==> flow/design.v <==
module alu_top (
    input             clk,
    input      [7:0]  a,
    input      [7:0]  b,
    input      [3:0]  sel,
    output reg [15:0] out
);
    reg  [7:0]  a_q, b_q;
    reg  [3:0]  sel_q;
    wire [15:0] alu_out;
    always @(posedge clk) begin
        a_q   <= a;
        b_q   <= b;
        sel_q <= sel;
        out   <= alu_out;
    end
    alu u_alu (.a(a_q), .b(b_q), .sel(sel_q), .out(alu_out));
endmodule

`timescale 1ns / 1ps
module alu(
    input [7:0] a,b,
    input [3:0] sel,
    output reg [15:0] out
    );
    always@(*)
        begin
            case(sel)
                4'b0000 : out=a+b;
                4'b0001 : out=a+1;
                4'b0010 : out=a-b;
                4'b0011 : out=a*b;
                4'b0100 : out=(b==0) ? 16'd0 : a/b;
                4'b0101 : out=(b==0) ? 16'd0 : a%b;
                4'b0110 : out=a&b;
                4'b0111 : out=a|b;
                4'b1000 : out=~(a&b);
                4'b1001 : out=~(a|b);
                4'b1010 : out=a^b;
                default: out=0;
            endcase        
        end    
endmodule
clock: 17.3 ns
lec_check: 0
cap_margin: 20
core_margin: 2
core_utilization: 72
cts_cluster_diameter: 391
cts_cluster_size: 100
place_density: 0.39
setup_slack_margin: 4.28
slew_margin: 20
tns_end_percent: 5
run.sh (not shown) runs the stock make flow with config.mk's settings and CLKGATE_MAP_FILE=.
The first run died in detailed placement.
Change:
CORE_UTILIZATION = 68   (was 72)
CTS_CLUSTER_DIAMETER = unset   (was 391)
CTS_CLUSTER_SIZE = unset   (was 100)
PLACE_DENSITY = unset   (was 0.39)
SETUP_SLACK_MARGIN = unset   (was 4.28)
TNS_END_PERCENT = unset   (was 5)
clock period = 34.3 ns   (was 17.3 ns; I/O delays follow)
This time the run finished clean; die size is higher by a few percent; synthesized cell count stays the same; area after synthesis does not change.
Change:
ABC_AREA = 1   (was unset)
CTS_CLUSTER_DIAMETER = 237   (was unset)
CTS_CLUSTER_SIZE = 92   (was unset)
clock period = 24.6 ns   (was 34.3 ns; I/O delays follow)
With this change the flow finished with setup timing left.
Setup slack loses 2800 ps.
Via count goes up by about 11%.
Die area hardly moves.
Clock skew climbs by 7.6 ps.
Change:
CORE_UTILIZATION = 64   (was 68)
CTS_CLUSTER_SIZE = 99   (was 92)
PLACE_DENSITY = 0.38   (was unset)
TNS_END_PERCENT = 10   (was unset)
clock period = 17.0 ns   (was 24.6 ns; I/O delays follow)
Now the flow ended with an error in global routing with DPL-0038. Die size is higher by a few percent. Area after synthesis is unchanged. Synthesized cell count is unchanged.
Change:
ABC_AREA = unset   (was 1)
CORE_UTILIZATION = 58   (was 64)
CTS_CLUSTER_DIAMETER = unset   (was 237)
CTS_CLUSTER_SIZE = unset   (was 99)
PLACE_DENSITY = unset   (was 0.38)
SETUP_SLACK_MARGIN = 4.76   (was unset)
TNS_END_PERCENT = unset   (was 10)
clock period = 17.5 ns   (was 17.0 ns; I/O delays follow)
The new run never finished: it broke off in global routing.
Synthesized area hardly moves.
Die area climbs by roughly a tenth.
Synthesized cell count is lower by roughly a tenth.
Change:
ABC_AREA = 1   (was unset)
CORE_UTILIZATION = 67   (was 58)
PLACE_DENSITY_LB_ADDON = 0.3   (was unset)
SETUP_SLACK_MARGIN = unset   (was 4.76)
clock period = 32.0 ns   (was 17.5 ns; I/O delays follow)
With this change the flow finished with timing, DRC and antenna clean.
Synthesized area is about the same.
Die area shrinks by 13%.
Synthesized cell count grows by 16%.

Starts from the design.v that is shown in full above.
==> flow/config.mk <==
export PLATFORM = sky130hd
export DESIGN_NAME = alu_top
export DESIGN_NICKNAME = alu_top
export VERILOG_FILES = /design/flow/design.v
export SDC_FILE = /design/flow/constraint.sdc
export NUM_CORES = 4
export LEC_CHECK = 0
export CAP_MARGIN = 20
export CELL_PAD_IN_SITES_GLOBAL_PLACEMENT = 2
export CORE_MARGIN = 2
export CORE_UTILIZATION = 40
export CTS_CLUSTER_SIZE = 69
export PLACE_DENSITY = 0.51
export SLEW_MARGIN = 20
export TNS_END_PERCENT = 25
==> flow/constraint.sdc <==
create_clock -name core_clock -period 52.9 [get_ports {clk}]
set_input_delay 10.5800 -clock core_clock [delete_from_list [all_inputs] [get_ports {clk}]]
set_output_delay 10.5800 -clock core_clock [all_outputs]
set_load 0.01 [all_outputs]
The starting point completed with no timing, DRC or antenna violations.
Change:
Settings changed: ABC_AREA from default to 1, CELL_PAD_IN_SITES_GLOBAL_PLACEMENT 2 to default, CORE_UTILIZATION 40 to 60, CTS_CLUSTER_SIZE 69 to default, PLACE_DENSITY 0.51 to default, TNS_END_PERCENT 25 to default.
Clock period 52.9 ns to 17.0 ns, I/O delays scaled along.
Outcome: The changed run failed in 5_1_grt; synthesized area is about the same; die area is lower by a quarter to a third; synthesized cell count rises by about a fifth.
Change:
Settings changed: ABC_AREA 1 to default, CORE_UTILIZATION 60 to 65.
Clock period 17.0 ns to 26.2 ns, I/O delays scaled along.
Result: This time the run ran to the end with violations: negative setup slack. Area after synthesis barely changes. Die size fell by a little under a tenth. Synthesized cell count fell by roughly a tenth.
Change:
Settings changed: CORE_UTILIZATION 65 to 72, CTS_CLUSTER_DIAMETER from default to 391, TNS_END_PERCENT from default to 5.
Clock period 26.2 ns to 17.3 ns, I/O delays scaled along.
Outcome: Now the flow did not get past 3_5_place_dp. Synthesized area does not change. Die area decreases by 9.4%. Synthesized cell count stays the same.
